==> flow/design.v (excerpt) <==
module cordic_magphase #(
    parameter integer INPUT_WIDTH      = 16,
    parameter integer INT_WIDTH        = 32,
    parameter integer ITERATIONS       = 32,
    parameter integer GAIN_FRAC_BITS   = 28,
    parameter integer OUTPUT_FRAC_BITS = 14
) (
    input  wire                          clk,
    input  wire                          rst_n,
    input  wire                          start,
    input  wire signed [INPUT_WIDTH-1:0] x_in,
    input  wire signed [INPUT_WIDTH-1:0] y_in,
    output reg                           busy,
    output reg                           done,
    output reg  signed [INT_WIDTH-1:0]   magnitude,
    output reg  signed [INT_WIDTH-1:0]   phase
);
    localparam IDLE         = 2'd0;
    localparam ITERATE      = 2'd1;
    localparam POST_PROCESS = 2'd2;
    localparam DONE_STATE   = 2'd3;
    reg [1:0] state, state_next;
    reg signed [INT_WIDTH-1:0] x_reg, y_reg, x_next, y_next;
    reg signed [INT_WIDTH-1:0] z_reg, z_next;
    reg [5:0]                  iter_cnt, iter_cnt_next;
    reg signed [1:0] pi_correction, pi_correction_next;  
    localparam [31:0] PI_CONST32    = 32'h3243F6A8;  
  ...
Size: about 3,600 cells after synthesis, about 160 flip-flops, about 100 I/O pins, ~30,000 um2 of cells after synthesis.
Settings: LEC_CHECK=0, CAP_MARGIN=20, CELL_PAD_IN_SITES_DETAIL_PLACEMENT=0, CELL_PAD_IN_SITES_GLOBAL_PLACEMENT=0, CORE_ASPECT_RATIO=0.85, CORE_MARGIN=2, CORE_UTILIZATION=71, CTS_CLUSTER_DIAMETER=36, CTS_CLUSTER_SIZE=50, PLACE_DENSITY=0.35, SLEW_MARGIN=20; clock period 7.16 ns.
run.sh (not shown) runs the stock make flow with config.mk's settings and CLKGATE_MAP_FILE=.
The starting point died in global routing.
Then changed:
- CORE_MARGIN: 2 -> 4
- CORE_UTILIZATION: 71 -> 54
- CTS_CLUSTER_DIAMETER: 36 -> 170
- CTS_CLUSTER_SIZE: 50 -> default
- PLACE_DENSITY: 0.35 -> default
- PLACE_DENSITY_LB_ADDON: default -> 0.16
With this change the flow completed, yet does not pass: setup timing.
Die size increases by 35%.
Area after synthesis does not change.
Synthesized cell count does not change.

========
run A:
Starting RTL as in the previous note.
clock: 18.8 ns
lec_check: 0
abc_area: 1
cap_margin: 20
core_margin: 2
core_utilization: 72
cts_cluster_diameter: 352
cts_cluster_size: 100
setup_slack_margin: -0.94
slew_margin: 20
For run B, these inputs were changed with respect to run A:
Settings: SETUP_SLACK_MARGIN removed (was -0.94); PLACE_DENSITY newly set to 0.4; CORE_UTILIZATION changed from 72 to 68; TNS_END_PERCENT newly set to 10; the clock period (ns, I/O delays scaled along) changed from 18.8 to 11.3.
### Flow results
- Relative to run A, detail-routed via count per cell decreased by about 3% in run B.
- Area of the synthesized netlist per yosys stat: run B vs run A identical
- The design area on run B is in line with that on run A.
Input-level comparison between run C and run B:
Settings: clearing CTS_CLUSTER_DIAMETER, which used to be 352; clearing TNS_END_PERCENT, which used to be 10; clearing PLACE_DENSITY, which used to be 0.4; clearing CTS_CLUSTER_SIZE, which used to be 100; swapping 68 for 27 in CORE_UTILIZATION; clearing ABC_AREA, which used to be 1; swapping 11.3 for 10.7 in the clock period (ns, I/O delays scaled along).
Results
Of the two values seen for cell with the biggest individual delay on the critical path, sky130_fd_sc_hd__a21oi_1 was produced by run B and sky130_fd_sc_hd__dfrtp_2 by run C. Of run C and run B, it is run C that has the lower yosys synthesis chip area. Going from run B to run C, final area -about 4%; fraction of the mapped netlist area in compound gates +6.6 points; cell area after technology mapping -8.5%; post-synthesis to final-layout area growth +5.2 points; number of placed cells counting well taps -about 11%. Run C reports its main kind of combinational logic by area as adder cells while run B reports simple AND/OR/NAND/NOR gates. Summary — sequential share of cell area, run C relative to run B: higher, by 0.51 points.

========
## JK
Starting RTL as in the previous note.
==> flow/design.v (excerpt) <==
module cordic_magphase #(
    parameter integer INPUT_WIDTH      = 16,
    parameter integer INT_WIDTH        = 32,
    parameter integer ITERATIONS       = 32,
    parameter integer GAIN_FRAC_BITS   = 28,
    parameter integer OUTPUT_FRAC_BITS = 14
) (
    input  wire                          clk,
    input  wire                          rst_n,
    input  wire                          start,
    input  wire signed [INPUT_WIDTH-1:0] x_in,
    input  wire signed [INPUT_WIDTH-1:0] y_in,
    output reg                           busy,
    output reg                           done,
    output reg  signed [INT_WIDTH-1:0]   magnitude,
    output reg  signed [INT_WIDTH-1:0]   phase
);
Settings: LEC_CHECK=0, CAP_MARGIN=20, CELL_PAD_IN_SITES_DETAIL_PLACEMENT=2, CELL_PAD_IN_SITES_GLOBAL_PLACEMENT=3, CORE_ASPECT_RATIO=0.85, CORE_MARGIN=10, CORE_UTILIZATION=19, CTS_CLUSTER_DIAMETER=112, MIN_ROUTING_LAYER=met2, SETUP_SLACK_MARGIN=0.49, SLEW_MARGIN=20, TNS_END_PERCENT=80; clock period 6.44 ns.
JK: flow complete, layout not clean; failing: setup timing
For MS, these inputs were changed with respect to JK:
==> flow/config.mk <==
export PLATFORM = sky130hd
export DESIGN_NAME = cordic_magphase
export DESIGN_NICKNAME = cordic_magphase
export VERILOG_FILES = /design/flow/design.v
export SDC_FILE = /design/flow/constraint.sdc
export NUM_CORES = 4
export LEC_CHECK = 0
export CAP_MARGIN = 20
export CORE_MARGIN = 2
export CORE_UTILIZATION = 40
export SLEW_MARGIN = 20
==> flow/constraint.sdc <==
create_clock -name core_clock -period 10.7 [get_ports {clk}]
set_input_delay 2.1400 -clock core_clock [delete_from_list [all_inputs] [get_ports {clk}]]
set_output_delay 2.1400 -clock core_clock [all_outputs]
set_load 0.01 [all_outputs]
Delta (MS minus JK): wire length shows a reduction of about 40%; cell area shows a reduction of about 32%; met1 usage shows an increase of 31 points.
JK → MS: worst hold slack held, relative area change from synthesis to final layout went down 51 points.
MS ends up with higher delay of the slowest cell on the worst path than JK does.
Of MS and JK, it is MS that has the lower width of the die.
MS finished every step from synthesis to the final layout, and the layout passed the timing, design-rule and antenna checks.
Re worst setup slack: MS is 3.10 ns up on JK.
